--- flow/constraint.sdc ---
create_clock -name core_clock -period 4.18 [get_ports {clk}]
set_input_delay 0.8360 -clock core_clock [delete_from_list [all_inputs] [get_ports {clk}]]
set_output_delay 0.8360 -clock core_clock [all_outputs]
set_load 0.01 [all_outputs]
--- flow/run.sh ---
#!/bin/bash
# the make line also repeats each setting of config.mk as NAME=value (left out here)
make -C /OpenROAD-flow-scripts/flow DESIGN_CONFIG=/design/flow/config.mk WORK_HOME=/design/flow/orfs CLKGATE_MAP_FILE= finish
--- flow/config.mk ---
export PLATFORM = sky130hd
export DESIGN_NAME = execution_unit
export DESIGN_NICKNAME = execution_unit
export VERILOG_FILES = /design/flow/design.v
export SDC_FILE = /design/flow/constraint.sdc
export NUM_CORES = 4
export LEC_CHECK = 0
export ABC_AREA = 0
export CAP_MARGIN = 20
export CORE_ASPECT_RATIO = 0.71
export CORE_MARGIN = 2
export CORE_UTILIZATION = 72
export CTS_CLUSTER_SIZE = 37
export GPL_ROUTABILITY_DRIVEN = 1
export MAX_ROUTING_LAYER = met4
export PLACE_DENSITY_LB_ADDON = 0.02
export SETUP_SLACK_MARGIN = 1.19
export SLEW_MARGIN = 20
export TNS_END_PERCENT = 55
--- flow/design.v ---
typedef struct packed { logic req; logic [2:0] req_id; logic req_type; logic [63:0] req_data1; logic [63:0] req_data2;} req_pkt_type;
typedef struct packed { logic rsp; logic [2:0] rsp_id; logic [63:0] rsp_data;} rsp_pkt_type;
module execution_unit (
input logic clk,
input logic rst_b,
input logic req,
input logic [2:0] req_id,
input logic req_type,
input logic [63:0] req_data1,
input logic [63:0] req_data2,
output logic fifo_full,
output logic rsp,
output logic [2:0] rsp_id,
output logic [63:0] rsp_data );
req_pkt_type input_req;
rsp_pkt_type output_rsp;
assign input_req = {req, req_id, req_type, req_data1, req_data2};
assign rsp = output_rsp.rsp;
assign rsp_id = output_rsp.rsp_id;
assign rsp_data = output_rsp.rsp_data;
logic write_in, read;
req_pkt_type output_req;
logic mul_req, mul_rsp, mul_grant, mul_free;
logic [2:0] mul_req_id, mul_rsp_id;
logic [63:0] mul_rsp_data;
logic add_req, add_rsp, add_grant, add_free;
logic [2:0] add_req_id, add_rsp_id;
logic [63:0] add_rsp_data;
logic [1:0] rr_req;
logic [1:0] rr_grant;
assign write_in = input_req.req;
inp_fifo i_inp_fifo(.clk(clk), .rst_b(rst_b), .write_in(write_in), .read(read), .input_req(input_req), .output_req(output_req), .fifo_full(fifo_full));
assign read = output_req.req && (mul_req || add_req);
assign mul_req = output_req.req && (output_req.req_type == 1'b1) && mul_free;
mul i_mul (
.clk(clk), .rst_b(rst_b), 
.mul_req(mul_req),
.mul_req_id(output_req.req_id),
.mul_data1(output_req.req_data1),
.mul_data2(output_req.req_data2),
.grant(mul_grant),
.mul_rsp(mul_rsp),
.mul_rsp_id(mul_rsp_id),
.mul_rsp_data(mul_rsp_data),
.mul_free(mul_free)
);
assign add_req = output_req.req && (output_req.req_type == 1'b0) && add_free;
add i_add (
.clk(clk), .rst_b(rst_b), 
.add_req(add_req),
.add_req_id(output_req.req_id),
.add_data1(output_req.req_data1),
.add_data2(output_req.req_data2),
.grant(add_grant),
.add_rsp(add_rsp),
.add_rsp_id(add_rsp_id),
.add_rsp_data(add_rsp_data),
.add_free(add_free)
);
assign rr_req = {mul_rsp, add_rsp};
assign mul_grant = rr_grant[1];
assign add_grant = rr_grant[0];
assign rr_grant = {rr_req[1], rr_req[0] & ~rr_req[1]};
assign output_rsp.rsp = |rr_grant;
assign output_rsp.rsp_id = rr_grant[1] ? mul_rsp_id : rr_grant[0] ? add_rsp_id : '0;
assign output_rsp.rsp_data = rr_grant[1] ? mul_rsp_data : rr_grant[0] ? add_rsp_data : '0;
endmodule
module inp_fifo #(parameter DEPTH = 4, PTR_WIDTH = $clog2(DEPTH))
(
   input  logic   clk,
   input  logic   rst_b,
   input logic    write_in, 
   input logic    read, 
   input req_pkt_type input_req,  
   output req_pkt_type output_req,  
   output logic fifo_full   
);
logic fifo_empty;
logic [DEPTH-1:0][132:0] fifo_mem;  
logic [PTR_WIDTH-1 : 0] rd_ptr;
logic [PTR_WIDTH-1 : 0] wr_ptr;
logic [PTR_WIDTH : 0] count;
always_ff @(posedge clk or negedge rst_b)
begin
   if(~rst_b) begin
      wr_ptr     <= '0;       
      rd_ptr     <= '0;      
      count <= '0;
      fifo_mem <= '0;
   end else begin
   if(read) begin
         rd_ptr <= rd_ptr + 1'b1;                          
   end  
   if(write_in) begin
         fifo_mem[wr_ptr] <= input_req;              
         wr_ptr <= wr_ptr + 1'b1;           
   end
   if(read && !write_in) begin
	  count <= count - 1;
   end   
   else if(write_in && !read) begin
	  count <= count + 1;
   end   
   end
end   
assign output_req = !fifo_empty ? fifo_mem[rd_ptr] : '0;
assign fifo_empty = (count == 0) ? 1'b1 : 1'b0;                            
assign fifo_full = (count == DEPTH) ? 1'b1 : 1'b0;
endmodule
module add (
    input logic clk,
	input logic rst_b,
    input logic add_req,
	input logic [2:0] add_req_id,
	input logic [63:0] add_data1,
	input logic [63:0] add_data2,
	input logic grant,
	output logic add_rsp,
	output logic [2:0] add_rsp_id,
	output logic [63:0] add_rsp_data,
	output logic add_free
);
logic add_req_q;
logic [2:0] add_req_id_q;
logic [63:0] add_data1_q, add_data2_q;
logic add_rsp_prev;
logic [2:0] add_rsp_id_prev;
logic [64:0] add_rsp_data_prev;
always_ff @(posedge clk or negedge rst_b) begin
    if(!rst_b) begin
	    add_free <= 1'b1;
		add_rsp <= '0;
		add_rsp_id <= '0;
		add_rsp_data <= '0;
		add_rsp_prev <= '0;
		add_req_q <= '0;
	end else 
	begin
	    if(add_req) add_free <= 1'b0;
	    add_req_q <= add_req;
		add_req_id_q <= add_req_id;
		add_data1_q <= add_data1;
		add_data2_q <= add_data2;
		add_rsp_prev <= add_req_q;
		add_rsp_id_prev <= add_req_id_q;
		add_rsp_data_prev <= (add_data1_q + add_data2_q);
		if(grant) begin
		    add_free <= 1'b1;
			add_rsp <= 0;
			add_rsp_id <= '0;
			add_rsp_data <= '0;
		end else begin
			if(add_rsp_prev) begin
				add_rsp <= 1'b1;
				add_rsp_id <= add_rsp_id_prev;
				add_rsp_data <= add_rsp_data_prev[63:0];
			end
		end	
    end
end
endmodule
module mul (
    input logic clk,
	input logic rst_b,
    input logic mul_req,
	input logic [2:0] mul_req_id,
	input logic [63:0] mul_data1,
	input logic [63:0] mul_data2,
	input logic grant,
	output logic mul_rsp,
	output logic [2:0] mul_rsp_id,
	output logic [63:0] mul_rsp_data,
	output logic mul_free
);
logic mul_req_q;
logic [2:0] mul_req_id_q;
logic [63:0] mul_data1_q, mul_data2_q;
logic mul_req_q2;
logic [2:0] mul_req_id_q2;
logic [63:0] mul_data1_q2, mul_data2_q2;
logic mul_rsp_prev;
logic [2:0] mul_rsp_id_prev;
logic [128:0] mul_rsp_data_prev;
always_ff @(posedge clk or negedge rst_b) begin
    if(!rst_b) begin
	    mul_free <= 1'b1;
		mul_req_q <= '0;
		mul_req_q2 <= '0;
		mul_rsp <= '0;
		mul_rsp_id <= '0;
		mul_rsp_data <= '0;
		mul_rsp_prev <= '0;
	end else begin
	    if(mul_req) mul_free <= 1'b0;
	    mul_req_q <= mul_req;
		mul_req_id_q <= mul_req_id;
		mul_data1_q <= mul_data1;
		mul_data2_q <= mul_data2;
		mul_req_q2 <= mul_req_q;
		mul_req_id_q2 <= mul_req_id_q;
		mul_data1_q2 <= mul_data1_q;
		mul_data2_q2 <= mul_data2_q;
		mul_rsp_prev <= mul_req_q2;
		mul_rsp_id_prev <= mul_req_id_q2;
		mul_rsp_data_prev <= (mul_data1_q2 * mul_data2_q2);
		if(grant) begin
		    mul_free <= 1'b1;
			mul_rsp <= 0;
			mul_rsp_id <= '0;
			mul_rsp_data <= '0;
		end else begin
			if(mul_rsp_prev) begin
				mul_rsp <= 1'b1;
				mul_rsp_id <= mul_rsp_id_prev;
				mul_rsp_data <= mul_rsp_data_prev[63:0];
			end
		end	
    end
end
endmodule
==> summary.txt, run 1 <==
fresh numbers from the pnr run: CP Launch Point i_mul.mul_data1_q2[13]$_DFFE_PP_, worst r2r src i_mul.mul_data1_q2[13]$_DFFE_PP_, DRC 0, Final Max Tran Viols 0, Total GRT Usage 49.12%, crit path DRT 4.70 ns, cell with the most instances after synthesis inv_1, distinct lib cells 74, Comb area a little over 70000 um^2, flop-to-flop setup slack -4.83 ns, headroom to the max-slew limit 31.95%, Post-synth EDFFs 393, Post-Route WL about 360000 um, die height 329.8 um, clock slew at reported path FFs 0.07 ns, dpl hpwl 272400 um, critical path's most frequent cell fa_1, DR vias/cell ~6.4, worst skew pair latency 0.75 ns, CTS root buf clkbuf_16, Top cell area share 34.09%, Area Overhead vs Synth 15.29%, Final Cell Area 124100 um^2, CTS max path bufs 3, H-tree levels 3, yosys aoi share 7.444%, GRT overflow 0, yosys adder share between 30% and 40%, XORs/XNORs by Area under 10%, Post-Syn Area 107600 um^2, final hold violation count 0, max_cap viols 0, number of buffers created by CTS 97, # Cells Yosys 10090, WP buf/inv 10, CTS tree yes, crit start category flop, fp util between 70 and 80%, Top non-seq family adder cells, Port-buffer cells slightly above 200, Antenna Nets Post-Route 0, Mapped Avg Cell Area 10.67 um^2, worst setup path category flop to flop, syn_nets 12430, top cells, area fa_1 34%, dfrtp_1 16%, edfxtp_1 11%, boundary pin count 204, yosys stat chip area 107600 um^2, Flops after synth 1075, OpenROAD warning count 45, SO Viols setup timing, Mapped Cells 10090, antenna violations before repair 24, Worst Setup End Kind flop, PnR worst setup slack -4.833 ns, Seq. cell area 28890 um^2, via count 81280, period utilization 215.6%, fin crit period 9.013 ns, Clock Sink Count 1075, first-pass GRT wire length 533500 um, RR Endpoint i_mul.mul_rsp_data_prev[60]$_DFFE_PP_, fillcell total between 8000 and 9000, Setup WS pre-CTS -5.042 ns, Die ar. 152700 um^2, Crit. path cell count 32, CP arrival about 9.5 ns, dominant register cell dfrtp_1, placed inst area between 100000 and 150000 um^2, Crit path max-delay family adder cells, Worst Path Max Fanout 17, area leader, netlist fa_1, final RePlAce weighted congestion 1.086, pin count of the biggest net entering global routing about 130, AND/OR/NAND/NOR Cells, Area Fraction 12.11%, asr flop ratio synth 63.44%, area fraction in mux cells 4.058%, number of global-route vias before repair 85490, CP max-delay cell fa_1, Post-synth seq share 26.82%, Max Clk Rate 111.0 MHz, CP peak stage delay between 0.5 and 0.6 ns, Die W 462.9 um, Starting DRT DRC Count 10280, Setup Skew 0.05980 ns, worst slew pin tran slightly above 1 ns, worst setup path endpoint i_mul.mul_rsp_data_prev[60]$_DFFE_PP_, most instantiated cells after synthesis 1938 x inv_1, 1833 x fa_1, 1246 x nand2_1, 941 x and2_1, 680 x dfrtp_1, Final nets 12980, RSZ-0062 raised after global routing yes, outcome failed layout checks, depth of the worst register-to-register path 32, Worst Hold Class input port to asynchronous set/reset pin, core area 148300 um^2, wire length per cell about 28 um, YS warnings 3, Setup Viol. Count Final between 50 and 60, DR pass1 iterations 8, Rows 119
-- stage by stage --
step | util [%] | hold WS [ns] | TNS, ns | instances
2_1_floorplan | - | 0.3312 | -176.27 | 10090
4_1_cts | 82.58 | 0.04380 | -210.30 | 12670
5_1_grt | 83.66 | 0.03884 | -230.17 | 12740
3_5_place_dp | 79.58 | 0.3419 | -223.19 | 12480
3_3_place_gp | 79.58 | 0.3375 | -215.34 | 12480
6_report | 83.68 | 0.02941 | -222.80 | 12750
-- final cells by class --
type                       count  area share (%)
multi-input combinational   6412           57.17
sequential                  1075           23.28
timing repair buffer        1112           8.919
inverter                    1938           5.862
clock buffer                 132           2.200
tap                         1996           2.012
clock inverter                52          0.4940
antenna                       33         0.06655
-- timing repair --
action                     in CTS  in global routing
setup buffers                  13                 36
gates resized                 184                263
setup endpoints to repair     166                169
cloned                          0                  8
pin swaps                      55                 77
hold buffers                    0                  0
-- per-layer routing --
layer	global-route usage (%)	vias up	share of wire, %
met1	64.07	41340	35
met2	66.99	6216	43
li1	-	32300	-
met5	-	-	0
met4	30.02	0	7.7
met3	16.57	1414	15
==> run 2: changes to the inputs <==
Settings changed: CORE_ASPECT_RATIO 0.71 to unset, HOLD_SLACK_MARGIN set to 0.28, PLACE_DENSITY_LB_ADDON 0.02 to 0.01, SETUP_SLACK_MARGIN 1.19 to 2.07.
Clock period 4.18 ns to 7.35 ns, I/O delays scaled along.
==> run 2 against run 1 <==
  * The layout still fails its checks (setup timing)
  * Clock-buffer cell count unchanged
  * Critical path depth decreased by 2
  * Core utilization shrank 0.96 points
  * Fmax grew 1.5%
  * Synthesized cell count unchanged
  * First-iteration DRC count shrank 11%
  * Sequential share of layout area is 0.31 points higher
  * Critical path type unchanged
  * Critical endpoint is now i_mul.mul_rsp_data_prev[53]$_DFFE_PP_
  * Largest cell class unchanged
  * Highest routed layer unchanged
==> summary.txt, run 2 <==
fresh numbers from the pnr run: number of buffers created by CTS 99 (+2.1%), Max Clk Rate 112.6 MHz (+1.5%), outcome failed layout checks, RR Endpoint i_mul.mul_rsp_data_prev[53]$_DFFE_PP_, Mapped Avg Cell Area 10.67 um^2 (unchanged), most instantiated cells after synthesis 1938 x inv_1, 1833 x fa_1, 1246 x nand2_1, 941 x and2_1, 680 x dfrtp_1, Port-buffer cells 203 (unchanged), GRT overflow 0 (unchanged), Worst Hold Class flop to flop, wire length per cell 26.03 um (-7.7%), Worst Path Max Fanout 9 (-8), placed inst area 116900 um^2 (-0.95%), CP max-delay cell fa_2, asr flop ratio synth 63.44% (unchanged), area leader, netlist fa_1, top cells, area fa_1 34%, dfrtp_1 16%, edfxtp_1 11%, Post-Syn Area 107600 um^2 (unchanged), worst skew pair latency 0.73 ns (-0.02 ns), Crit. path cell count 30 (-6.3%), dpl hpwl 248800 um (-8.7%), via count 78580 (-3.3%), boundary pin count 204 (unchanged), AND/OR/NAND/NOR Cells, Area Fraction 12.11% (unchanged), crit path DRT 7.79 ns (+3.09 ns), final hold slack 0.3875 ns (+0.3581 ns), core area 148000 um^2 (-0.19%), fillcell total 8090 (-0.31%), Flops after synth 1075 (unchanged), depth of the worst register-to-register path 30 (-6.3%), worst setup path category flop to flop, Post-synth EDFFs 393 (unchanged), CP Launch Point i_mul.mul_data2_q2[17]$_DFFE_PP_, first-pass GRT wire length 501100 um (-6.1%), crit start category flop, die height 390.6 um (+18%), Setup Skew 0.07720 ns (+0.01740 ns), period utilization 120.8% (-95 points), CTS tree yes, fp util 72.72% (+0.14 points), worst slew pin tran 1.013 ns (-0.007594 ns), # Cells Yosys 10090 (unchanged), PnR worst setup slack -1.528 ns (+3.305 ns), Die ar. 152600 um^2 (about the same), Die W 390.6 um (-16%), Total GRT Usage 45.26% (-3.9 points), antenna violations before repair 27 (+13%), DR vias/cell 6.256 (-1.9%), Top non-seq family adder cells, Antenna Nets Post-Route 0 (unchanged), WHS Path Cells 0, yosys adder share 38.50% (unchanged), Clock Sink Count 1075 (unchanged), Worst Setup End Kind flop, fin crit period 8.878 ns (-0.1349 ns), CP arrival 9.32 ns (-0.21 ns), fin util 82.73% (-0.96 points), Area Overhead vs Synth 13.76%, Crit path max-delay family adder cells, WP buf/inv 10 (unchanged), Starting DRT DRC Count 9158 (-11%), number of global-route vias before repair 83420 (-2.4%), CTS max path bufs 3 (unchanged), critical path's most frequent cell fa_1, RSZ-0062 raised after global routing yes, XORs/XNORs by Area 1.977% (unchanged), yosys aoi share 7.444% (unchanged), max_cap viols 0 (unchanged), Post-Route WL 327000 um (-9.1%), Top cell area share 34.09% (unchanged), final hold violation count 0 (unchanged), flop-to-flop setup slack -1.53 ns (+3.30 ns), YS warnings 3 (unchanged), Setup Viol. Count Final 49 (-16%), CP peak stage delay 0.61 ns (+0.04 ns), yosys stat chip area 107600 um^2 (unchanged), Rows 141 (+18%), headroom to the max-slew limit 32.45% (+0.51 points), hold path endpoint i_add.add_rsp_prev$_DFF_PN0_, area fraction in mux cells 4.058% (unchanged), Final nets 12870 (-0.88%), Final Max Tran Viols 0 (unchanged), final RePlAce weighted congestion 1.011 (-6.9%), worst r2r src i_mul.mul_data2_q2[17]$_DFFE_PP_, distinct lib cells 74 (unchanged), OpenROAD warning count 64 (+42%), CTS root buf clkbuf_16, worst setup path endpoint i_mul.mul_rsp_data_prev[53]$_DFFE_PP_, Hold Crit Start i_add.add_req_q$_DFF_PN0_, clock slew at reported path FFs 0.07 ns (about the same), dominant register cell dfrtp_1, DRC 0 (unchanged), syn_nets 12430 (unchanged), SO Viols setup timing, cell with the most instances after synthesis inv_1, Post-synth seq share 26.82% (unchanged), pin count of the biggest net entering global routing 178 (+33%), Final Cell Area 122400 um^2 (-1.3%), H-tree levels 3 (unchanged), DR pass1 iterations 7 (-1), Mapped Cells 10090 (unchanged)
[run 2: through the flow]
step | setup slack [ns] | cells | TNS (ns)
5_1_grt | -1.686 | 12560 | -58.17
3_5_place_dp | -1.705 | 12280 | -44.08
2_1_floorplan | -0.8878 | 10090 | -13.89
4_1_cts | -1.395 | 12530 | -41.02
6_report | -1.528 | 12560 | -47.62
3_3_place_gp | -1.735 | 12280 | -42.39
[run 2: final cells by class]
cell class	count	area [um^2]	share of cell area, %
Timing Repair Buffer	996	10030	8.189
Clock inverter	54	504.2	0.4118
Antenna cell	24	60.06	0.04905
Inverter	1938	7274	5.941
Clock buffer	132	2764	2.257
Tap cell	1930	2415	1.972
Sequential cell	1075	28890	23.59
Multi-Input combinational cell	6412	70510	57.59
[run 2: what timing repair did]
item / in CTS / in global routing
setup endpoints to repair: 57 / 63
hold buffers: 0 / 0
gates cloned: 5 / 0
resized: 269 / 99
pin swaps: 134 / 77
setup buffers: 54 / 11
[run 2: routing by layer]
| metal | share of wire (%) | vias to the layer above | global-route usage (%) |
|---|---|---|---|
| li1 | - | 32040 | - |
| met1 | 37 | 40250 | 61.11 |
| met2 | 46 | 5353 | 66.91 |
| met3 | 14 | 939 | 13.07 |
| met4 | 4.3 | 0 | 15.05 |
| met5 | 0 | - | - |
==> run 3: changes to the inputs <==
Settings changed: ABC_AREA 0 to unset, CORE_UTILIZATION 72 to 65, CTS_CLUSTER_DIAMETER set to 202, CTS_CLUSTER_SIZE 37 to unset, GPL_ROUTABILITY_DRIVEN 1 to unset, HOLD_SLACK_MARGIN 0.28 to unset, MAX_ROUTING_LAYER met4 to unset, PLACE_DENSITY_LB_ADDON 0.01 to unset, SETUP_SLACK_MARGIN 2.07 to 1.67, TNS_END_PERCENT 55 to unset.
Clock period 7.35 ns to 5.91 ns, I/O delays scaled along.
==> run 3 against run 2 <==
  * The layout still fails its checks (setup timing)
  * Fmax rose by 0.14%
  * Critical path depth grew 2
==> summary.txt, run 3 <==
fresh numbers from the pnr run: top cells, area fa_1 34%, dfrtp_1 16%, edfxtp_1 11%, dpl hpwl 253500 um (+1.9%), DRC 0 (unchanged), Setup Skew 0.04928 ns (-0.02792 ns), Final nets 12840 (-0.22%), AND/OR/NAND/NOR Cells, Area Fraction 12.11% (unchanged), H-tree levels 3 (unchanged), Antenna Nets Post-Route 0 (unchanged), period utilization 150.0% (+29 points), boundary pin count 204 (unchanged), Die ar. 168900 um^2 (+11%), CP peak stage delay 0.55 ns (-0.06 ns), crit path DRT 6.46 ns (-1.33 ns), final hold violation count 0 (unchanged), worst setup path endpoint i_mul.mul_rsp_data_prev[62]$_DFFE_PP_, dpl cells 12520 (+1.9%), outcome failed layout checks, via count 76340 (-2.9%), worst slew pin tran 1.081 ns (+0.06742 ns), RR Endpoint i_mul.mul_rsp_data_prev[62]$_DFFE_PP_, clock slew at reported path FFs 0.06 ns (about the same), max_cap viols 0 (unchanged), syn_nets 12430 (unchanged), asr flop ratio synth 63.44% (unchanged), Post-Route WL 318900 um (-2.5%), die height 410.9 um (+5.2%), wire length per cell 24.94 um (-4.2%), Post-synth seq share 26.82% (unchanged), Hold Crit Start i_mul.mul_req_q$_DFF_PN0_, critical path's most frequent cell fa_1, area fraction in mux cells 4.058% (unchanged), final RePlAce weighted congestion 0.9652 (-4.5%), XORs/XNORs by Area 1.977% (unchanged), Worst Hold Class flop to flop, SO Viols setup timing, depth of the worst register-to-register path 32 (+6.7%), core area 164600 um^2 (+11%), most instantiated cells after synthesis 1938 x inv_1, 1833 x fa_1, 1246 x nand2_1, 941 x and2_1, 680 x dfrtp_1, Top cell area share 34.09% (unchanged), flop-to-flop setup slack -2.96 ns (-1.43 ns), worst r2r src i_mul.mul_data2_q2[7]$_DFFE_PP_, CTS tree yes, number of buffers created by CTS 102 (+3.0%), # Cells Yosys 10090 (unchanged), CTS root buf clkbuf_16, CP max-delay cell fa_1, Final Max Tran Viols 0 (unchanged), yosys stat chip area 107600 um^2 (unchanged), first-pass GRT wire length 492900 um (-1.6%), worst skew pair latency 0.74 ns (about the same), setup_tns -117.10 ns (-69.48 ns), Clock Sink Count 1075 (unchanged), Area Overhead vs Synth 14.13%, Die W 410.9 um (+5.2%), crit start category flop, number of global-route vias before repair 80430 (-3.6%), worst setup path category flop to flop, hold path endpoint i_mul.mul_req_q2$_DFF_PN0_, Starting DRT DRC Count 7341 (-20%), antenna violations before repair 31 (+15%), fin cells 12790 (+1.8%), headroom to the max-slew limit 27.96% (-4.5 points), Setup WS pre-CTS -3.181 ns (-1.476 ns), Post-Syn Area 107600 um^2 (unchanged), Mapped Cells 10090 (unchanged), yosys aoi share 7.444% (unchanged), Rows 149 (+5.7%), CP Launch Point i_mul.mul_data2_q2[7]$_DFFE_PP_, final hold slack 0.3577 ns (-0.02980 ns), DR vias/cell 5.970 (-4.6%), Flops after synth 1075 (unchanged), distinct lib cells 74 (unchanged), WP buf/inv 10 (unchanged), Port-buffer cells 203 (unchanged), PnR worst setup slack -2.955 ns (-1.427 ns), area leader, netlist fa_1, GRT overflow 0 (unchanged), Setup Viol. Count Final 54 (+10%), RSZ-0062 raised after global routing yes, yosys adder share 38.50% (unchanged), dominant register cell dfrtp_1, fp util 65.39% (-7.3 points), Max Clk Rate 112.8 MHz (+0.14%), CP arrival 9.41 ns (+0.09 ns), Total GRT Usage 38.93% (-6.3 points), CTS max path bufs 3 (unchanged), Top non-seq family adder cells, Crit. path cell count 32 (+6.7%), DR pass1 iterations 8 (+1), fin crit period 8.865 ns (-0.01258 ns), OpenROAD warning count 51 (-20%), cell with the most instances after synthesis inv_1, Worst Path Max Fanout 13 (+4), Worst Setup End Kind flop, WHS Path Cells 0 (unchanged), fin util 74.63% (-8.1 points), Crit path max-delay family adder cells, YS warnings 3 (unchanged), Post-synth EDFFs 393 (unchanged), Mapped Avg Cell Area 10.67 um^2 (unchanged), pin count of the biggest net entering global routing 139 (-22%)
==> run 3: area by class of cell <==
| class | instances | area (um^2) |
|---|---|---|
| timing repair buffer | 965 | 9953 |
| clock inverter | 48 | 545.5 |
| inverter | 1938 | 7277 |
| antenna | 15 | 37.54 |
| sequential | 1075 | 28890 |
| clock buffer | 145 | 2935 |
| tap | 2189 | 2739 |
| multi-input combinational | 6412 | 70470 |
| fill | 11210 | 41770 |
==> run 3: layer usage <==
| metal | wire length, um | track usage, % | up-vias |
|---|---|---|---|
| met5 | 188 | 0 | - |
| met4 | 10880 | 11.60 | 28 |
| met3 | 38520 | 9.901 | 535 |
| met2 | 141200 | 57.73 | 3971 |
| met1 | 128100 | 57.39 | 39810 |
| li1 | - | - | 31990 |
==> run 3: through the flow <==
step,instance area (um^2)
final,122800
after global routing,122800
after CTS,121600
after detailed placement,117000
after global placement,117000
after floorplan,108700
==> run 3: what timing repair did <==
item,4_1_cts,5_1_grt
gates resized,216,216
cloned,1,5
hold buffers,0,0
pin swaps,61,73
setup buffers,27,30
setup endpoints to repair,123,115
==> run 4: changes to the inputs <==
Settings changed: ABC_AREA set to 1, CORE_UTILIZATION 65 to 72, CTS_CLUSTER_SIZE set to 91, PLACE_DENSITY set to 0.37, SETUP_SLACK_MARGIN 1.67 to -0.16.
Clock period 5.91 ns to 2.65 ns, I/O delays scaled along.
==> run 4 against run 3 <==
  * The run now fails in global routing (5_1_grt)
  * Synthesized cell count increased by 30%
  * Die area down 6.1%
  * Synthesized area up 4.0%
==> summary.txt, run 4 <==
run metrics: outcome did not finish, Stop stage global routing (5_1_grt), Top non-seq family adder cells, # Cells Yosys 13120 (+30%), Post-Syn Area 111900 um^2 (+4.0%), yosys aoi share 8.707% (+1.3 points), CTS root buf clkbuf_16, placed inst area 125900 um^2 (+7.6%), top cells, area fa_1 33%, dfrtp_1 15%, inv_1 12%, AND/OR/NAND/NOR Cells, Area Fraction 12.37% (+0.26 points), area leader, netlist fa_1, Mapped Cells 13120 (+30%), XORs/XNORs by Area 1.190% (-0.79 points), dpl cells 15860 (+27%), Post-synth seq share 25.80% (-1.0 points), number of buffers created by CTS 15 (-85%), area fraction in mux cells 0% (-4.1 points), syn_nets 15470 (+24%), asr flop ratio synth 63.44% (unchanged), Flops after synth 1075 (unchanged), Clock Sink Count 1075 (unchanged), Mapped Avg Cell Area 8.527 um^2 (-20%), final RePlAce weighted congestion 1.040 (+7.7%), distinct lib cells 61 (-18%), Post-synth EDFFs 393 (unchanged), boundary pin count 204 (unchanged), dpl hpwl 300000 um (+18%), Rows 144 (-3.4%), Die ar. 158600 um^2 (-6.1%), CTS max path bufs 3 (unchanged), core area 154200 um^2 (-6.3%), most instantiated cells after synthesis 3657 x inv_1, 3074 x nand2_1, 1833 x fa_1, 685 x o21ai_0, 680 x dfrtp_1, H-tree levels 1 (-2), Port-buffer cells 203 (unchanged), Die W 398.2 um (-3.1%), yosys adder share 37.03% (-1.5 points), die height 398.2 um (-3.1%), cell with the most instances after synthesis inv_1, dominant register cell dfrtp_1, Top cell area share 32.79% (-1.3 points), fp util 72.55% (+7.2 points), YS warnings 3 (unchanged), yosys stat chip area 111900 um^2 (+4.0%)
[run 4: repair_timing]
item | CTS
gates cloned | 9
endpoints found under the setup margin | 151
resized | 378
hold endpoints to repair | 60
buffers inserted | 69
pin swaps | 99
hold buffers | 1
[run 4: metrics by stage]
step / utilization [%] / setup TNS (ns) / setup WS (ns)
CTS: 83.45 / -324.85 / -5.596
detailed placement: 81.66 / -306.02 / -5.775
global placement: 81.66 / -297.00 / -5.742
floorplan: - / -243.69 / -4.865
==> run 5: changes to the inputs <==
Settings changed: ABC_AREA 1 to unset, CORE_UTILIZATION 72 to 63, CTS_CLUSTER_DIAMETER 202 to unset, CTS_CLUSTER_SIZE 91 to unset, PLACE_DENSITY 0.37 to unset, SETUP_SLACK_MARGIN -0.16 to unset.
Clock period 2.65 ns to 5.44 ns, I/O delays scaled along.
==> run 5 against run 4 <==
  * Now fails the layout checks on setup timing
  * Die area grew 9.8%
  * Synthesized cell count decreased by 23%
  * Synthesized area is 3.8% lower
==> summary.txt, run 5 <==
fresh numbers from the pnr run: outcome failed layout checks, SO Viols setup timing, CP peak stage delay 0.61 ns, yosys stat chip area 107600 um^2 (-3.8%), core area 169500 um^2 (+9.9%), Max Clk Rate 111.1 MHz, Mapped Avg Cell Area 10.67 um^2 (+25%), critical path's most frequent cell fa_1, die height 417.3 um (+4.8%), worst setup path endpoint i_mul.mul_rsp_data_prev[63]$_DFFE_PP_, antenna violations before repair 33, WP buf/inv 11, H-tree levels 3 (+2), asr flop ratio synth 63.44% (unchanged), RR Endpoint i_mul.mul_rsp_data_prev[63]$_DFFE_PP_, Top non-seq family adder cells, dpl hpwl 258400 um (-14%), worst skew pair latency 0.76 ns, period utilization 165.4%, Top cell area share 34.09% (+1.3 points), yosys aoi share 7.444% (-1.3 points), worst setup path category flop to flop, depth of the worst register-to-register path 32, area leader, netlist fa_1, Die ar. 174200 um^2 (+9.8%), Crit path max-delay family adder cells, CTS tree yes, PnR worst setup slack -3.558 ns, Final nets 12920, CP arrival 9.44 ns, CTS max path bufs 3 (unchanged), Die W 417.3 um (+4.8%), number of buffers created by CTS 104 (+89), Seq. cell area 28890 um^2, DR pass1 iterations 6, Port-buffer cells 203 (unchanged), fin util approximately 73%, Rows 151 (+4.9%), Final Max Tran Viols 0, fp util 63.51% (-9.0 points), most instantiated cells after synthesis 1938 x inv_1, 1833 x fa_1, 1246 x nand2_1, 941 x and2_1, 680 x dfrtp_1, AND/OR/NAND/NOR Cells, Area Fraction 12.11% (-0.26 points), Post-synth seq share 26.82% (+1.0 points), clock slew at reported path FFs 0.07 ns, Setup WS pre-CTS -3.515 ns (+2.261 ns), fin crit period 8.998 ns, final hold violation count 0, Setup Skew 0.08924 ns, Setup Viol. Count Final roughly 57, Clock Sink Count 1075 (unchanged), final RePlAce weighted congestion 0.9863 (-5.1%), GRT overflow 0, fillcell total 11780, # Cells Yosys 10090 (-23%), CP Launch Point i_mul.mul_data1_q2[19]$_DFFE_PP_, area fraction in mux cells 4.058% (+4.1 points), Worst Path Max Fanout 7, Area Overhead vs Synth 15.56%, Comb area roughly 71000 um^2, Flops after synth 1075 (unchanged), boundary pin count 204 (unchanged), worst r2r src i_mul.mul_data1_q2[19]$_DFFE_PP_, dominant register cell dfrtp_1, DR vias/cell 5.946, Post-Syn Area 107600 um^2 (-3.8%), crit path DRT 5.88 ns, wire length per cell 25.53 um, yosys adder share 38.50% (+1.5 points), RSZ-0062 raised after global routing yes, distinct lib cells 74 (+21%), hold buffer count at cts 0 (-1), Crit. path cell count 32, placed inst area 117400 um^2 (-6.7%), Post-Route WL 329200 um, OpenROAD warning count 41, XORs/XNORs by Area 1.977% (+0.79 points), Total GRT Usage 38.75%, Starting DRT DRC Count 7235, crit start category flop, cell with the most instances after synthesis inv_1, pin count of the biggest net entering global routing 114, worst slew pin tran approximately 1.0 ns, CTS root buf clkbuf_16, setup_tns -151.18 ns, syn_nets 12430 (-20%), number of global-route vias before repair 81550, CP max-delay cell fa_2, via count 76680, Worst Hold Class input port to asynchronous set/reset pin, Final Cell Area 124400 um^2, first-pass GRT wire length around 500000 um, flop-to-flop setup slack -3.56 ns, Mapped Cells 10090 (-23%), max_cap viols 0, top cells, area fa_1 34%, dfrtp_1 16%, edfxtp_1 11%, headroom to the max-slew limit 30.58%, YS warnings 3 (unchanged), Post-synth EDFFs 393 (unchanged), DRC 0, Antenna Nets Post-Route 0, Worst Setup End Kind flop
[run 5: area by class of cell]
type | instances | area share (%)
Antenna cell | 11 | 0.02213
Inverter | 1938 | 5.848
Clock inverter | 65 | 0.6015
Clock buffer | 133 | 2.313
Tap cell | 2218 | 2.231
Multi-Input combinational cell | 6412 | 57.19
Timing Repair Buffer | 1045 | 8.574
Sequential cell | 1075 | 23.22
[run 5: metal layers]
metal	GRT usage, %	vias up	routed length (um)
met1	55.37	39890	131200
li1	-	32190	-
met2	58.02	4001	146300
met3	11.20	582	39920
met5	0.2223	-	129
met4	11.96	16	11750
[run 5: what timing repair did]
item	CTS	global route
buffers inserted	63	50
pin swaps	127	177
cloned	4	6
endpoints found under the setup margin	57	57
resized	257	270
[run 5: metrics by stage]
step	instances	hold WS, ns
floorplan	10090	0.3312
global placement	12590	0.3347
global route	12890	0.3560
CTS	12840	0.3497
detailed placement	12590	0.3371
finish	12900	0.3282
==> run 6: changes to the inputs <==
Settings changed: CORE_UTILIZATION 63 to 72, CTS_CLUSTER_SIZE set to 77, PLACE_DENSITY_LB_ADDON set to 0.01, SETUP_SLACK_MARGIN set to 2.22.
Clock period 5.44 ns to 7.8 ns, I/O delays scaled along.
==> run 6 against run 5 <==
  * The layout still fails its checks (setup timing)
  * Sequential share of layout area grew 0.21 points
  * Hold slack gained 0.036 ns
  * Cell area shrank 0.91%
  * Via count grew 3.4%
  * Non-clock buffer count shrank 46
  * Worst setup slack gained 2.4 ns
==> summary.txt, run 6 <==
fresh numbers from the pnr run: outcome failed layout checks, SO Viols setup timing, GRT overflow 0 (unchanged), Worst Hold Class flop to flop, most instantiated cells after synthesis 1938 x inv_1, 1833 x fa_1, 1246 x nand2_1, 941 x and2_1, 680 x dfrtp_1, WHS Path Cells 0, XORs/XNORs by Area 1.977% (unchanged), DR pass1 iterations 6 (unchanged), fin cells 12570 (-2.6%), CTS max path bufs 3 (unchanged), antenna violations before repair 29 (-12%), H-tree levels 3 (unchanged), Setup Skew 0.07103 ns (-0.01821 ns), Crit path max-delay family adder cells, yosys adder share 38.50% (unchanged), critical path's most frequent cell fa_1, worst setup path category flop to flop, fin crit period 8.923 ns (-0.07529 ns), boundary pin count 204 (unchanged), Hold Crit Start i_add.add_req_q$_DFF_PN0_, CP max-delay cell fa_1, core area 148000 um^2 (-13%), first-pass GRT wire length 509700 um (+1.2%), fillcell total 7999 (-32%), Setup Viol. Count Final 41 (-28%), Top non-seq family adder cells, CP arrival 9.38 ns (-0.06 ns), fp util 72.72% (+9.2 points), wire length per cell 26.52 um (+3.9%), Worst Path Max Fanout 8 (+1), Final Max Tran Viols 0 (unchanged), worst r2r src i_mul.mul_data2_q2[7]$_DFFE_PP_, Post-synth seq share 26.82% (unchanged), pin count of the biggest net entering global routing 174 (+53%), flop-to-flop setup slack -1.12 ns (+2.44 ns), WP buf/inv 8 (-3), hold path endpoint i_add.add_rsp_prev$_DFF_PN0_, Die W 390.6 um (-6.4%), worst skew pair latency 0.75 ns (about the same), period utilization 114.4% (-51 points), yosys aoi share 7.444% (unchanged), Post-synth EDFFs 393 (unchanged), yosys stat chip area 107600 um^2 (unchanged), area fraction in mux cells 4.058% (unchanged), worst slew pin tran 1.101 ns (+0.05977 ns), headroom to the max-slew limit 26.19% (-4.4 points), Total GRT Usage 44.78% (+6.0 points), Top cell area share 34.09% (unchanged), top cells, area fa_1 34%, dfrtp_1 16%, edfxtp_1 11%, CP peak stage delay 0.56 ns (-0.05 ns), dpl hpwl 250200 um (-3.2%), final RePlAce weighted congestion 1.012 (+2.6%), Starting DRT DRC Count 9795 (+35%), Clock Sink Count 1075 (unchanged), Rows 141 (-6.6%), Antenna Nets Post-Route 0 (unchanged), Mapped Cells 10090 (unchanged), dominant register cell dfrtp_1, area leader, netlist fa_1, RSZ-0062 raised after global routing yes, asr flop ratio synth 63.44% (unchanged), number of buffers created by CTS 102 (-1.9%), distinct lib cells 74 (unchanged), # Cells Yosys 10090 (unchanged), Port-buffer cells 203 (unchanged), Crit. path cell count 30 (-6.3%), Max Clk Rate 112.1 MHz (+0.84%), crit start category flop, depth of the worst register-to-register path 30 (-6.3%), crit path DRT 8.26 ns (+2.38 ns), max_cap viols 0 (unchanged), Worst Setup End Kind flop, RR Endpoint i_mul.mul_rsp_data_prev[63]$_DFFE_PP_, worst setup path endpoint i_mul.mul_rsp_data_prev[63]$_DFFE_PP_, Mapped Avg Cell Area 10.67 um^2 (unchanged), die height 390.6 um (-6.4%), CP Launch Point i_mul.mul_data2_q2[7]$_DFFE_PP_, CTS tree yes, Flops after synth 1075 (unchanged), OpenROAD warning count 69 (+68%), CTS root buf clkbuf_16, Area Overhead vs Synth 14.51%, DRC 0 (unchanged), dpl cells 12240 (-2.8%), cell with the most instances after synthesis inv_1, Final nets 12880 (-0.37%), Post-Syn Area 107600 um^2 (unchanged), final hold violation count 0 (unchanged), clock slew at reported path FFs 0.07 ns (about the same), syn_nets 12430 (unchanged), AND/OR/NAND/NOR Cells, Area Fraction 12.11% (unchanged), YS warnings 3 (unchanged), via count 79320 (+3.4%), DR vias/cell 6.313 (+6.2%), Post-Route WL 333200 um (+1.2%), Die ar. 152600 um^2 (-12%), PnR worst setup slack -1.123 ns (+2.435 ns), number of global-route vias before repair 84080 (+3.1%)
run 6: metal layers:
metal / vias up / track usage (%) / part of all wire [%]
met2: 5618 / 66.71 / 45
met1: 40540 / 61.01 / 36
met5: - / 0 / 0.037
li1: 32060 / - / -
met3: 1086 / 15.99 / 15
met4: 16 / 17.37 / 5.0
run 6: final cells by class:
cell class                      count  area [um^2]  share of cell area (%)
Inverter                         1938         7277                   5.904
Clock buffer                      146         2984                   2.421
Antenna cell                       17        42.54                 0.03452
Clock inverter                     48        580.6                  0.4710
Timing Repair Buffer              999        10290                   8.346
Multi-Input combinational cell   6412        70780                   57.43
Sequential cell                  1075        28890                   23.44
Tap cell                         1930         2415                   1.959
run 6: repair_timing:
item,in CTS,in global routing
setup buffers,53,49
endpoints found under the setup margin,56,57
cloned,6,3
pin swaps,111,174
hold buffers,0,0
gates resized,240,222
run 6: stage by stage:
step / worst slack, ns / setup TNS (ns) / area (um^2) / hold slack, ns / utilization, %
4_1_cts: -0.9556 / -21.37 / 121700 / 0.3664 / 82.24
5_1_grt: -1.259 / -33.00 / 123200 / 0.3769 / 83.26
2_1_floorplan: -0.4378 / -2.658 / 108500 / 0.3312 / -
3_3_place_gp: -1.077 / -21.82 / 116600 / 0.3334 / 78.76
6_report: -1.123 / -26.69 / 123300 / 0.3645 / 83.27
3_5_place_dp: -1.214 / -24.71 / 116600 / 0.3379 / 78.76
==> run 7: changes to the inputs <==
Settings changed: CORE_ASPECT_RATIO set to 0.72, CTS_CLUSTER_SIZE 77 to unset, PLACE_DENSITY_LB_ADDON 0.01 to unset, SETUP_SLACK_MARGIN 2.22 to unset.
Clock period 7.8 ns to 7.41 ns, I/O delays scaled along.
==> run 7 against run 6 <==
  * The layout still fails its checks (setup timing)
  * Sequential cell count stayed put
  * Critical path depth is 6 higher
  * First-iteration DRC count is 7.4% higher
  * Wire length is 8.9% higher
  * Via count is 2.0% higher
  * Largest cell class unchanged
==> summary.txt, run 7 <==
fresh numbers from the pnr run: Post-synth EDFFs 393 (unchanged), # Cells Yosys 10090 (unchanged), Setup WS pre-CTS -1.878 ns (-0.6635 ns), Final Max Tran Viols 0 (unchanged), Worst Path Max Fanout 6 (-2), DR pass1 iterations 7 (+1), OpenROAD warning count 56 (-19%), final RePlAce weighted congestion 1.058 (+4.6%), Top non-seq family adder cells, Flops after synth 1075 (unchanged), Area Overhead vs Synth 13.67%, Port-buffer cells 203 (unchanged), dominant register cell dfrtp_1, Crit path max-delay family adder cells, pin count of the biggest net entering global routing 170 (-2.3%), Mapped Avg Cell Area 10.67 um^2 (unchanged), SO Viols setup timing, fp util 72.49% (-0.23 points), CP peak stage delay 0.59 ns (+0.03 ns), boundary pin count 204 (unchanged), Starting DRT DRC Count 10520 (+7.4%), CP max-delay cell fa_1, cell with the most instances after synthesis inv_1, DRC 0 (unchanged), placed inst area 116500 um^2 (about the same), worst slew pin tran 1.223 ns (+0.1216 ns), worst setup path category flop to flop, WP buf/inv 15 (+7), Post-Route WL 362900 um (+8.9%), clock slew at reported path FFs 0.07 ns (about the same), CP arrival 9.60 ns (+0.22 ns), Final Cell Area 122400 um^2 (-0.73%), WHS Path Cells 0 (unchanged), GRT overflow 0 (unchanged), max_cap viols 0 (unchanged), Worst Setup End Kind flop, Top cell area share 34.09% (unchanged), PnR worst setup slack -1.677 ns (-0.5543 ns), AND/OR/NAND/NOR Cells, Area Fraction 12.11% (unchanged), Post-synth seq share 26.82% (unchanged), CP Launch Point i_mul.mul_data2_q2[6]$_DFFE_PP_, syn_nets 12430 (unchanged), Clock Sink Count 1075 (unchanged), via count 80900 (+2.0%), worst r2r src i_mul.mul_data2_q2[6]$_DFFE_PP_, RR Endpoint i_mul.mul_rsp_data_prev[61]$_DFFE_PP_, Die ar. 152600 um^2 (about the same), Final nets 12840 (-0.30%), crit start category flop, dpl cells 12290 (+0.36%), dpl hpwl 273200 um (+9.2%), Antenna Nets Post-Route 0 (unchanged), Post-Syn Area 107600 um^2 (unchanged), depth of the worst register-to-register path 36 (+20%), worst setup path endpoint i_mul.mul_rsp_data_prev[61]$_DFFE_PP_, wire length per cell 28.90 um (+9.0%), outcome failed layout checks, yosys stat chip area 107600 um^2 (unchanged), headroom to the max-slew limit 18.49% (-7.7 points), XORs/XNORs by Area 1.977% (unchanged), distinct lib cells 74 (unchanged), CTS max path bufs 3 (unchanged), Die W 459.7 um (+18%), yosys adder share 38.50% (unchanged), Crit. path cell count 36 (+20%), critical path's most frequent cell fa_1, most instantiated cells after synthesis 1938 x inv_1, 1833 x fa_1, 1246 x nand2_1, 941 x and2_1, 680 x dfrtp_1, crit path DRT 7.92 ns (-0.34 ns), final hold violation count 0 (unchanged), number of global-route vias before repair 84950 (+1.0%), YS warnings 3 (unchanged), Hold Crit Start i_mul.mul_req_q$_DFF_PN0_, flop-to-flop setup slack -1.68 ns (-0.55 ns), first-pass GRT wire length 540000 um (+5.9%), CTS tree yes, CTS root buf clkbuf_16, Mapped Cells 10090 (unchanged), top cells, area fa_1 34%, dfrtp_1 16%, edfxtp_1 11%, core area 148500 um^2 (+0.32%), Setup Skew 0.08770 ns (+0.01667 ns), antenna violations before repair 32 (+10%), area fraction in mux cells 4.058% (unchanged), hold path endpoint i_mul.mul_req_q2$_DFF_PN0_, fin cells 12560 (-0.048%), number of buffers created by CTS 101 (-0.98%), DR vias/cell 6.441 (+2.0%), final hold slack 0.3233 ns (-0.04125 ns), area leader, netlist fa_1, H-tree levels 3 (unchanged), Total GRT Usage 48.43% (+3.6 points), Setup Viol. Count Final 48 (+17%), Worst Hold Class flop to flop, yosys aoi share 7.444% (unchanged), worst skew pair latency 0.78 ns (+0.03 ns), period utilization 122.6% (+8.2 points), Rows 120 (-15%), fillcell total 8311 (+3.9%), Max Clk Rate 110.0 MHz (-1.8%), RSZ-0062 raised after global routing yes, die height 332.1 um (-15%), fin crit period 9.087 ns (+0.1643 ns), asr flop ratio synth 63.44% (unchanged)
-- run 7: area by class of cell --
type                            count  area, um^2  area share [%]
Multi-Input combinational cell   6412       70650           57.74
Sequential cell                  1075       28890           23.61
Timing Repair Buffer              962        9542           7.798
Inverter                         1938        7279           5.949
Clock buffer                      141        2861           2.339
Tap cell                         1952        2442           1.996
Clock inverter                     51       625.6          0.5113
Antenna cell                       28       70.07         0.05727
-- run 7: metal layers --
layer	GRT usage, %	part of all wire, %
met1	65.95	35
met2	67.30	42
met3	19.17	16
met4	26.30	7.2
met5	0	0.028
-- run 7: metrics by stage --
step / utilization (%) / setup TNS, ns
after global routing: 82.37 / -57.88
after detailed placement: 78.44 / -46.51
after floorplan: - / -11.80
after CTS: 81.75 / -41.37
after global placement: 78.44 / -42.79
final: 82.40 / -51.95
-- run 7: repair_timing --
item | CTS | global route
resized | 210 | 186
endpoints found under the setup margin | 48 | 50
pin swaps | 53 | 72
buffers inserted | 42 | 32
hold buffers | 0 | 0
cloned | 3 | 1
==> run 8: changes to the inputs <==
Settings changed: ABC_AREA set to 1, CAP_MARGIN 20 to 30, CORE_ASPECT_RATIO 0.72 to 1.59, CORE_MARGIN 2 to 10, CORE_UTILIZATION 72 to 50, GPL_TIMING_DRIVEN set to 0, HOLD_SLACK_MARGIN set to 0.11, MAX_ROUTING_LAYER set to met4, MIN_ROUTING_LAYER set to met2, PLACE_DENSITY set to 0.63, SLEW_MARGIN 20 to 30, TNS_END_PERCENT set to 75.
Clock period 7.41 ns to 15.6 ns, I/O delays scaled along.
==> run 8 against run 7 <==
  * The flow now stops in global routing (5_1_grt)
  * Synthesized cell count grew 30%
  * Die area grew 60%
  * Synthesized area grew 4.0%
==> summary.txt, run 8 <==
run metrics: Post-synth seq share 25.80% (-1.0 points), dpl hpwl 457100 um (+67%), most instantiated cells after synthesis 3657 x inv_1, 3074 x nand2_1, 1833 x fa_1, 685 x o21ai_0, 680 x dfrtp_1, post-CTS sizing 0 (-100%), yosys stat chip area 111900 um^2 (+4.0%), H-tree levels 3 (unchanged), die height 616.5 um (+86%), hold buffer count at cts 0 (unchanged), Mapped Cells 13120 (+30%), Stop stage global routing (5_1_grt), GRT overflow between 150 and 200, yosys adder share 37.03% (-1.5 points), CTS root buf clkbuf_16, Die W 395.2 um (-14%), Post-Syn Area 111900 um^2 (+4.0%), Flops after synth 1075 (unchanged), area leader, netlist fa_1, area fraction in mux cells 0% (-4.1 points), top cells, area fa_1 33%, dfrtp_1 15%, inv_1 12%, Clock Sink Count 1075 (unchanged), number of setup buffers added after CTS 0 (-100%), Top non-seq family adder cells, syn_nets 15470 (+24%), Top cell area share 32.79% (-1.3 points), dominant register cell dfrtp_1, CTS max path bufs 3 (unchanged), Setup WS pre-CTS 4.268 ns (+6.146 ns), core area 222300 um^2 (+50%), Mapped Avg Cell Area 8.527 um^2 (-20%), Port-buffer cells 202 (-0.49%), Total GRT Usage 76.14%, fp util 50.33% (-22 points), final RePlAce weighted congestion 1.366 (+29%), Rows 218 (+82%), yosys aoi share 8.707% (+1.3 points), Die ar. 243600 um^2 (+60%), outcome did not finish, cell with the most instances after synthesis inv_1, number of buffers created by CTS 83 (-18%), placed inst area 120200 um^2 (+3.2%), distinct lib cells 61 (-18%), boundary pin count 204 (unchanged), Post-synth EDFFs 393 (unchanged), dpl cells 16390 (+33%), Err [ERROR GRT-0116] Global routing finished with congestion. Check the congestion regions in the DRC Viewer., # Cells Yosys 13120 (+30%), YS warnings 3 (unchanged), asr flop ratio synth 63.44% (unchanged), AND/OR/NAND/NOR Cells, Area Fraction 12.37% (+0.26 points), XORs/XNORs by Area 1.190% (-0.79 points)
## run 8: layer usage
| layer | overflow | track usage (%) |
|---|---|---|
| met4 | 8 | 61.99 |
| met1 | - | - |
| met3 | 132 | 76.82 |
| met2 | 17 | 82.22 |
| met5 | - | - |
==> run 9: changes to the inputs <==
Settings changed: ABC_AREA 1 to unset, CAP_MARGIN 30 to 20, CORE_ASPECT_RATIO 1.59 to unset, CORE_MARGIN 10 to 2, CORE_UTILIZATION 50 to 72, CTS_CLUSTER_SIZE set to 75, GPL_TIMING_DRIVEN 0 to unset, HOLD_SLACK_MARGIN 0.11 to unset, MAX_ROUTING_LAYER met4 to unset, MIN_ROUTING_LAYER met2 to unset, PLACE_DENSITY 0.63 to unset, PLACE_DENSITY_LB_ADDON set to 0.01, SETUP_SLACK_MARGIN set to 2.37, SLEW_MARGIN 30 to 20, TNS_END_PERCENT 75 to unset.
Clock period 15.6 ns to 7.96 ns, I/O delays scaled along.
==> run 9 against run 8 <==
  * Now fails the layout checks on setup timing
  * Synthesized cell count is 23% lower
  * Die area down 37%
  * Synthesized area down 3.8%
==> summary.txt, run 9 <==
fresh numbers from the pnr run: DR vias/cell 6.300, pin count of the biggest net entering global routing about 170, Flops after synth 1075 (unchanged), critical path's most frequent cell fa_1, # Cells Yosys 10090 (-23%), CTS tree yes, outcome failed layout checks, OpenROAD warning count 63, PnR worst setup slack -0.9922 ns, Post-synth seq share 26.82% (+1.0 points), fp util 72.72% (+22 points), area fraction in mux cells 4.058% (+4.1 points), Setup WS pre-CTS -0.9774 ns (-5.245 ns), hold buffer count at cts 0 (unchanged), CP Launch Point i_mul.mul_data2_q2[16]$_DFFE_PP_, Mapped Avg Cell Area 10.67 um^2 (+25%), Post-Route WL 328800 um, top cells, area fa_1 34%, dfrtp_1 16%, edfxtp_1 11%, Crit path max-delay family adder cells, YS warnings 3 (unchanged), flop-to-flop setup slack -0.99 ns, Final nets 12760, wire length per cell 26.40 um, worst setup path endpoint i_mul.mul_rsp_data_prev[63]$_DFFE_PP_, final hold slack approximately 0.36 ns, setup_tns -22.74 ns, first-pass GRT wire length 503900 um, Rows 141 (-35%), crit start category flop, clock slew at reported path FFs 0.07 ns, dominant register cell dfrtp_1, met1 wire length about 120000 um, Port-buffer cells 203 (+0.50%), hold path endpoint i_add.add_rsp_prev$_DFF_PN0_, fillcell total 8235, yosys stat chip area 107600 um^2 (-3.8%), final hold violation count 0, worst setup path category flop to flop, worst skew pair latency 0.75 ns, dpl cells 12180 (-26%), Die W 390.6 um (-1.1%), via count 78480, Worst Hold Class flop to flop, Final Max Tran Viols 0, Mapped Cells 10090 (-23%), Post-Syn Area 107600 um^2 (-3.8%), die height 390.6 um (-37%), Starting DRT DRC Count roughly 9100, GRT overflow 0, CP max-delay cell fa_2, Worst Path Max Fanout 13, met3 wire length 46660 um, Post-synth EDFFs 393 (unchanged), worst slew pin tran 1.199 ns, H-tree levels 3 (unchanged), syn_nets 12430 (-20%), Setup Viol. Count Final 38, Area Overhead vs Synth 13.42%, AND/OR/NAND/NOR Cells, Area Fraction 12.11% (-0.26 points), antenna violations before repair 39, asr flop ratio synth 63.44% (unchanged), final RePlAce weighted congestion 1.037 (-24%), CP peak stage delay 0.61 ns, SO Viols setup timing, Hold Crit Start i_add.add_req_q$_DFF_PN0_, DR top layer met5, period utilization 112.5%, RR Endpoint i_mul.mul_rsp_data_prev[63]$_DFFE_PP_, cell with the most instances after synthesis inv_1, Antenna Nets Post-Route 0, XORs/XNORs by Area 1.977% (+0.79 points), Max Clk Rate roughly 110 MHz, Crit. path cell count 28, fin crit period 8.952 ns, number of buffers created by CTS 101 (+22%), Total GRT Usage 44.32%, fin cells 12460, CP arrival 9.39 ns, Clock Sink Count 1075 (unchanged), Worst Setup End Kind flop, DRC 0, WP buf/inv 8, worst r2r src i_mul.mul_data2_q2[16]$_DFFE_PP_, yosys adder share 38.50% (+1.5 points), most instantiated cells after synthesis 1938 x inv_1, 1833 x fa_1, 1246 x nand2_1, 941 x and2_1, 680 x dfrtp_1, DR pass1 iterations 8, RSZ-0062 raised after global routing yes, max_cap viols 0, boundary pin count 204 (unchanged), Top cell area share 34.09% (+1.3 points), Top non-seq family adder cells, area leader, netlist fa_1, distinct lib cells 74 (+21%), crit path DRT 8.40 ns, Setup Skew a little over 0.08 ns, headroom to the max-slew limit 20.10%, yosys aoi share 7.444% (-1.3 points), CTS root buf clkbuf_16, fin util 82.48%, Die ar. 152600 um^2 (-37%), WHS Path Cells 0, depth of the worst register-to-register path 28, number of global-route vias before repair 83380, metal2 WL 147200 um, core area 148000 um^2 (-33%), CTS max path bufs 3 (unchanged), dpl hpwl 250000 um (-45%)
## run 9: layout make-up
type                            instances  area [um^2]  share of cell area, %
Tap cell                             1930         2415                  1.978
Antenna cell                           25        62.56                0.05124
Clock inverter                         38        514.2                 0.4212
Clock buffer                          153         2967                  2.430
Sequential cell                      1075        28890                  23.66
Inverter                             1938         7274                  5.958
Multi-Input combinational cell       6412        70600                  57.83
Timing Repair Buffer                  885         9365                  7.671
## run 9: per-stage QoR
stage	instance area [um^2]
floorplan	108500
global placement	116200
detailed placement	116200
CTS	120900
global route	122000
finish	122100
## run 9: what timing repair did
action	CTS	global route
endpoints found under the setup margin	56	57
endpoints found under the hold margin	0	0
pin swaps	88	71
gates resized	203	175
gates cloned	4	4
setup buffers	24	26
## run 9: per-layer routing
layer	vias to the layer above	track usage, %
li1	31830	-
met1	40190	60.97
met2	5453	65.81
met3	980	14.67
met4	26	18.22
met5	-	0
==> run 10: changes to the inputs <==
Settings changed: HOLD_SLACK_MARGIN set to 0.21, TNS_END_PERCENT set to 5.
Clock period 7.96 ns to 7.95 ns, I/O delays scaled along.
==> run 10 against run 9 <==
  * The layout still fails its checks (setup timing)
  * Sequential share of layout area increased by 0.26 points
  * Core utilization decreased by 0.90 points
  * Sequential cell count unchanged
  * Global-route usage about the same
  * Critical path type unchanged
  * Clock-buffer cell count decreased by 14
  * Final cell count decreased by 0.14%
  * Largest cell class unchanged
  * Critical path depth increased by 5
  * Worst setup slack improved by 0.084 ns
  * Non-clock buffer count decreased by 9
  * Fmax increased by 1.1%
  * Wire length decreased by 1.1%
==> summary.txt, run 10 <==
fresh numbers from the pnr run: DR pass1 iterations 6 (-2), SO Viols setup timing, Mapped Cells 10090 (unchanged), busiest metal layer after global routing met2, worst r2r src i_mul.mul_data2_q2[4]$_DFFE_PP_, Setup Skew 0.07481 ns (-0.007938 ns), Worst Setup End Kind flop, via count 77900 (-0.74%), Final nets 12750 (-0.078%), top cells, area fa_1 34%, dfrtp_1 16%, edfxtp_1 11%, worst setup path endpoint i_mul.mul_rsp_data_prev[60]$_DFFE_PP_, met1 usage 61.07% (+0.11 points), crit start category flop, hold buffer count at cts 0 (unchanged), Post-Route WL 325300 um (-1.1%), cell with the most instances after synthesis inv_1, Hold Crit Start i_mul.mul_req_q2$_DFF_PN0_, Setup Viol. Count Final 38 (unchanged), XORs/XNORs by Area 1.977% (unchanged), distinct lib cells 74 (unchanged), flop-to-flop setup slack -0.91 ns (+0.08 ns), period utilization 111.4% (-1.0 points), crit path DRT 8.47 ns (+0.07 ns), antenna violations before repair 37 (-5.1%), Port-buffer cells 203 (unchanged), Flops after synth 1075 (unchanged), CP max-delay cell fa_1, headroom to the max-slew limit 22.79% (+2.7 points), yosys aoi share 7.444% (unchanged), WP buf/inv 11 (+3), Top non-seq family adder cells, Worst Path Max Fanout 7 (-6), fin util 81.58% (-0.90 points), yosys adder share 38.50% (unchanged), GR Util met3 14.41% (-0.25 points), met2 usage 66.49% (+0.69 points), fin crit period 8.859 ns (-0.09351 ns), Die W 390.6 um (unchanged), AND/OR/NAND/NOR Cells, Area Fraction 12.11% (unchanged), number of buffers created by CTS 100 (-0.99%), clock slew at reported path FFs 0.07 ns (about the same), most instantiated cells after synthesis 1938 x inv_1, 1833 x fa_1, 1246 x nand2_1, 941 x and2_1, 680 x dfrtp_1, DR vias/cell 6.262 (-0.60%), area fraction in mux cells 4.058% (unchanged), core area 148000 um^2 (unchanged), dominant register cell dfrtp_1, CP arrival 9.38 ns (about the same), Total GRT Usage 44.33% (about the same), GRT overflow 0 (unchanged), CTS max path bufs 3 (unchanged), Rows 141 (unchanged), Crit path max-delay family adder cells, CP peak stage delay 0.54 ns (-0.07 ns), H-tree levels 3 (unchanged), Top cell area share 34.09% (unchanged), boundary pin count 204 (unchanged), final RePlAce weighted congestion 0.9958 (-3.9%), yosys stat chip area 107600 um^2 (unchanged), CTS tree yes, CTS root buf clkbuf_16, asr flop ratio synth 63.44% (unchanged), Post-Syn Area 107600 um^2 (unchanged), Crit. path cell count 33 (+18%), Post-synth EDFFs 393 (unchanged), final hold violation count 0 (unchanged), worst slew pin tran 1.158 ns (-0.04045 ns), area leader, netlist fa_1, first-pass GRT wire length 503600 um (about the same), depth of the worst register-to-register path 33 (+18%), OpenROAD warning count 48 (-24%), Max Clk Rate 112.9 MHz (+1.1%), worst setup path category flop to flop, CP Launch Point i_mul.mul_data2_q2[4]$_DFFE_PP_, Antenna Nets Post-Route 0 (unchanged), worst skew pair latency 0.73 ns (-0.02 ns), Final Max Tran Viols 0 (unchanged), Mapped Avg Cell Area 10.67 um^2 (unchanged), critical path's most frequent cell fa_1, syn_nets 12430 (unchanged), pin count of the biggest net entering global routing 168 (-1.2%), # Cells Yosys 10090 (unchanged), dpl hpwl 250500 um (+0.19%), Worst Hold Class flop to flop, Die ar. 152600 um^2 (unchanged), number of global-route vias before repair 83320 (-0.076%), Post-synth seq share 26.82% (unchanged), max_cap viols 0 (unchanged), DRC 0 (unchanged), RR Endpoint i_mul.mul_rsp_data_prev[60]$_DFFE_PP_, outcome failed layout checks, RSZ-0062 raised after global routing yes, fillcell total 8373 (+1.7%), hold path endpoint i_mul.mul_rsp_prev$_DFF_PN0_, fp util 72.72% (unchanged), PnR worst setup slack -0.9087 ns (+0.08351 ns), Clock Sink Count 1075 (unchanged), wire length per cell 26.15 um (-0.94%), die height 390.6 um (unchanged), Area Overhead vs Synth 12.19%, YS warnings 3 (unchanged), WHS Path Cells 0 (unchanged), Starting DRT DRC Count 9298 (+2.2%)
==> run 10: layout make-up <==
class	instances	area [um^2]	area share, %
Timing Repair Buffer	876	8855	7.333
Sequential cell	1075	28890	23.92
Inverter	1938	7274	6.024
Clock buffer	139	2810	2.327
Clock inverter	50	534.3	0.4424
Antenna cell	19	47.55	0.03937
Tap cell	1930	2415	2.000
Multi-Input combinational cell	6412	69930	57.91
==> run 10: routing by layer <==
metal	share of wire (%)	up-vias
met4	4.8	28
met2	45	5450
met1	36	39650
li1	-	31820
met5	0.069	-
met3	14	943
==> run 10: stage by stage <==
step                hold WS, ns  cell area [um^2]  setup slack (ns)  setup TNS [ns]  cells
floorplan                0.3312            107900           -0.2980          -2.209  10090
global placement         0.3324            116000           -0.8881          -18.61  12200
detailed placement       0.3380            116000            -1.026          -21.89  12200
CTS                      0.3549            120300           -0.8635          -17.28  12420
global route             0.3666            120700            -1.082          -27.10  12430
finish                   0.3554            120800           -0.9087          -19.96  12440
==> run 10: what timing repair did <==
item                       4_1_cts  5_1_grt
gates cloned                     2        0
gates resized                  180       85
setup endpoints to repair       56       55
buffers inserted                23        5
pin swaps                      112       48
hold endpoints to repair         0        0
